==> inputs of job 7312 <==
// bfcpu_core
module bfcpu_core
(
    input  logic CLK,
    input  logic RES_N,
    output logic        BUS_REQ,
    output logic        BUS_WRITE,
    output logic [15:0] BUS_ADDR,
    output logic [ 7:0] BUS_WDATA,
    input  logic [ 7:0] BUS_RDATA,
    input  logic        BUS_RDY,
    output logic        IO_REQ,
    output logic        IO_WRITE,
    output logic [ 1:0] IO_ADDR,
    output logic [ 7:0] IO_WDATA,
    input  logic [ 7:0] IO_RDATA,
    input  logic        IO_RDY
);
logic        if_req;
logic [15:0] if_addr;
logic [ 3:0] if_code;
logic        if_rdy;
logic        dm_req;
logic        dm_write;
logic [14:0] dm_addr;
logic [ 7:0] dm_wdata;
logic [ 7:0] dm_rdata;
logic        dm_rdy;
CPU U_CPU
(
    .CLK (CLK),
    .RES (~RES_N),
    .IF_REQ  (if_req),
    .IF_ADDR (if_addr),
    .IF_CODE (if_code),
    .IF_RDY  (if_rdy),
    .DM_REQ   (dm_req),
    .DM_WRITE (dm_write),
    .DM_ADDR  (dm_addr),
    .DM_WDATA (dm_wdata),
    .DM_RDATA (dm_rdata),
    .DM_RDY   (dm_rdy),
    .IO_REQ   (IO_REQ),
    .IO_WRITE (IO_WRITE),
    .IO_ADDR  (IO_ADDR),
    .IO_WDATA (IO_WDATA),
    .IO_RDATA (IO_RDATA),
    .IO_RDY   (IO_RDY)
);
CACHE U_CACHE
(
    .CLK (CLK),
    .RES (~RES_N),
    .IF_REQ  (if_req),
    .IF_ADDR (if_addr),
    .IF_CODE (if_code),
    .IF_RDY  (if_rdy),
    .DM_REQ   (dm_req),
    .DM_WRITE (dm_write),
    .DM_ADDR  (dm_addr),
    .DM_WDATA (dm_wdata),
    .DM_RDATA (dm_rdata),
    .DM_RDY   (dm_rdy),
    .BUS_REQ   (BUS_REQ),
    .BUS_WRITE (BUS_WRITE),
    .BUS_ADDR  (BUS_ADDR),
    .BUS_WDATA (BUS_WDATA),
    .BUS_RDATA (BUS_RDATA),
    .BUS_RDY   (BUS_RDY)
);
endmodule
Settings: LEC_CHECK=0, CAP_MARGIN=30, CELL_PAD_IN_SITES_DETAIL_PLACEMENT=1, CELL_PAD_IN_SITES_GLOBAL_PLACEMENT=2, CORE_MARGIN=7, CORE_UTILIZATION=32, CTS_CLUSTER_DIAMETER=67, GPL_ROUTABILITY_DRIVEN=0, GPL_TIMING_DRIVEN=1, HOLD_SLACK_MARGIN=0.25, MIN_ROUTING_LAYER=met2, PLACE_DENSITY=0.51, SETUP_SLACK_MARGIN=3.57, SLEW_MARGIN=20, TNS_END_PERCENT=90; clock period 15.1 ns.
run.sh (not shown) runs the stock make flow with config.mk's settings and CLKGATE_MAP_FILE=.
==> inputs of job 219, as changes to job 7312 <==
- CAP_MARGIN: 30 -> 20
- CELL_PAD_IN_SITES_DETAIL_PLACEMENT: 1 -> default
- CELL_PAD_IN_SITES_GLOBAL_PLACEMENT: 2 -> default
- CORE_MARGIN: 7 -> 2
- CORE_UTILIZATION: 32 -> 23
- CTS_CLUSTER_DIAMETER: 67 -> default
- GPL_ROUTABILITY_DRIVEN: 0 -> default
- GPL_TIMING_DRIVEN: 1 -> default
- HOLD_SLACK_MARGIN: 0.25 -> default
- MIN_ROUTING_LAYER: met2 -> default
- PLACE_DENSITY: 0.51 -> default
- SETUP_SLACK_MARGIN: 3.57 -> default
- TNS_END_PERCENT: 90 -> default
==> flow/constraint.sdc (replaced) <==
create_clock -name core_clock -period 11.3 [get_ports {CLK}]
set_input_delay 2.2600 -clock core_clock [delete_from_list [all_inputs] [get_ports {CLK}]]
set_output_delay 2.2600 -clock core_clock [all_outputs]
set_load 0.01 [all_outputs]
==> comparison table <==
	job 219	job 7312
Outcome	timing/DRC/antenna clean	timing/DRC/antenna clean
Layout Cells excl Fill	4577	4160
Hold Startpoint	U_CACHE.ic_v1	U_CACHE.ic_v3
Final routed wirelength across all metal layers	98190 microns	122200 microns
Top power consumer group	sequential cells	the clock network
Worst Hold End	U_CACHE.ic_v1	U_CACHE.ic_v3
Power attributed to the clock group	0.00197 W	0.00170 W
Highest-utilization routing layer at the global route stage	met2	met3
Register-to-register setup slack	3790 ps	7090 ps
Logic power comb	0.00198 W	0.00169 W
Critical Path Stages	20	18
Switching power as a share of total power	0.3825	0.4063
Internal	0.003827 W	0.003018 W
Met1 Track Usage GR	0.2074	0
Proportion of power drawn by combinational gates	0.319	0.333
HPWL reported at the end of detailed placement	68850 microns	83770 microns
CTS Buf Count	55	69
Horizontal die dimension	362.0 microns	317.5 microns
Met2 Track Usage GR	0.2208	0.4229
Met3 routed WL	8315 microns	51260 microns
Area of the placeable core	127400 sq um	91390 sq um
Drt wl/cell	21.45 microns	29.37 microns
Chip area	131000 sq um	100800 sq um
Total of clock buffers placed in the layout	71	96

---

==> run M: inputs <==
Starting RTL as in the previous note.
==> flow/config.mk <==
export PLATFORM = sky130hd
export DESIGN_NAME = bfcpu_core
export DESIGN_NICKNAME = bfcpu_core
export VERILOG_FILES = /design/flow/design.v
export SDC_FILE = /design/flow/constraint.sdc
export NUM_CORES = 4
export LEC_CHECK = 0
export CAP_MARGIN = 5
export CORE_MARGIN = 2
export CORE_UTILIZATION = 72
export CTS_CLUSTER_DIAMETER = 27
export CTS_CLUSTER_SIZE = 37
export GPL_ROUTABILITY_DRIVEN = 1
export MAX_ROUTING_LAYER = met4
export MIN_ROUTING_LAYER = met1
export PLACE_DENSITY_LB_ADDON = 0.25
export SETUP_SLACK_MARGIN = 1.96
export SLEW_MARGIN = 40
==> flow/constraint.sdc <==
create_clock -name core_clock -period 7.79 [get_ports {CLK}]
set_input_delay 1.5580 -clock core_clock [delete_from_list [all_inputs] [get_ports {CLK}]]
set_output_delay 1.5580 -clock core_clock [all_outputs]
set_load 0.01 [all_outputs]
==> run F (differences from run M) <==
Settings changed: CAP_MARGIN 5 to 20, CORE_UTILIZATION 72 to 67, CTS_CLUSTER_DIAMETER 27 to unset, CTS_CLUSTER_SIZE 37 to 40, GPL_ROUTABILITY_DRIVEN 1 to unset, MAX_ROUTING_LAYER met4 to unset, MIN_ROUTING_LAYER met1 to unset, PLACE_DENSITY_LB_ADDON 0.25 to unset, SETUP_SLACK_MARGIN 1.96 to -0.24, SLEW_MARGIN 40 to 20.
==> flow/constraint.sdc (replaced) <==
create_clock -name core_clock -period 5.46 [get_ports {CLK}]
set_input_delay 1.0920 -clock core_clock [delete_from_list [all_inputs] [get_ports {CLK}]]
set_output_delay 1.0920 -clock core_clock [all_outputs]
set_load 0.01 [all_outputs]
==> run A (differences from run M) <==
Settings changed: CAP_MARGIN 5 to 20, CORE_UTILIZATION 72 to 65, CTS_CLUSTER_DIAMETER 27 to unset, CTS_CLUSTER_SIZE 37 to unset, GPL_ROUTABILITY_DRIVEN 1 to unset, MAX_ROUTING_LAYER met4 to unset, MIN_ROUTING_LAYER met1 to unset, PLACE_DENSITY_LB_ADDON 0.25 to unset, SETUP_SLACK_MARGIN 1.96 to 1.91, SLEW_MARGIN 40 to 20.
==> flow/constraint.sdc (replaced) <==
create_clock -name core_clock -period 7.81 [get_ports {CLK}]
set_input_delay 1.5620 -clock core_clock [delete_from_list [all_inputs] [get_ports {CLK}]]
set_output_delay 1.5620 -clock core_clock [all_outputs]
set_load 0.01 [all_outputs]
==> run B (differences from run M) <==
Settings changed: CORE_UTILIZATION 72 to 71, MAX_ROUTING_LAYER met4 to unset, PLACE_DENSITY_LB_ADDON 0.25 to unset.
==> results <==
Outcome: run M did not finish; run A timing/DRC/antenna clean; run F complete, but fails checks; run B timing/DRC/antenna clean
Last stage reached: run M 5_1_grt; run A -; run F -; run B -
Reasons for failing layout checks: run M -; run A -; run F negative setup slack; run B -
Transition at the pin with the smallest max-transition slack: run M -; run A 1155 ps; run F 1110 ps; run B 958.7 ps
Minimum setup slack after placement: run M -54.49 ps; run A 10.26 ps; run F -1764 ps; run B -186.7 ps
Top Consumer: run M -; run A combinational logic; run F combinational logic; run B the clock network
Flop pwr share: run M -; run A 34.9%; run F 30.7%; run B 26.9%
Type of the most critical hold path: run M -; run A reg -> reg; run F in -> async; run B reg -> reg
Crit. path cell count: run M -; run A 19; run F 19; run B 20
Combinational fraction of the cell area: run M -; run A 49.24%; run F 46.26%; run B 46.10%
Met2 routed wirelength: run M -; run A 44940 um; run F 51060 um; run B 52890 um
Sequential-cell power consumption: run M -; run A 0.00326 W; run F 0.00431 W; run B 0.00342 W
Arrival time of the worst setup path: run M -; run A 5460 ps; run F 5270 ps; run B 5860 ps
End of the worst register-to-register path: run M -; run A U_CPU.pc[11]$_DFFE_PN0P_; run F U_CPU.pc[15]$_DFFE_PN0P_; run B U_CPU.pc[15]$_DFFE_PN0P_
Num tapcells: run M -; run A 600; run F 585; run B 532
Clock network power: run M -; run A 0.00279 W; run F 0.00377 W; run B 0.00561 W
Total via count after detailed routing: run M -; run A 25430; run F 28830; run B 30240
Horizontal die dimension: run M 206.3 um; run A 216.9 um; run F 213.7 um; run B 207.7 um
Comb gate area: run M -; run A 16880 um^2; run F 16880 um^2; run B 16890 um^2
Hold Crit Endpoint: run M -; run A U_CACHE.ic_v0$_DFFE_PN0P_; run F -; run B U_CACHE.bus_pend_wdata[16]$_DFFE_PN0P_
Routed via count divided by cell count: run M -; run A 6.946; run F 7.290; run B 8.136
Hold path start: run M -; run A U_CACHE.ic_v0$_DFFE_PN0P_; run F -; run B U_CACHE.bus_pend_wdata[16]$_DFFE_PN0P_
Sw power: run M -; run A 0.003568 W; run F 0.005712 W; run B 0.004865 W
Critical path capture point: run M -; run A BUS_ADDR[10]; run F BUS_ADDR[3]; run B BUS_ADDR[2]
Layout clock area frac: run M -; run A 5.623%; run F 4.718%; run B 11.97%
Power figures rest on the tool's default switching activity, not on a simulated workload.
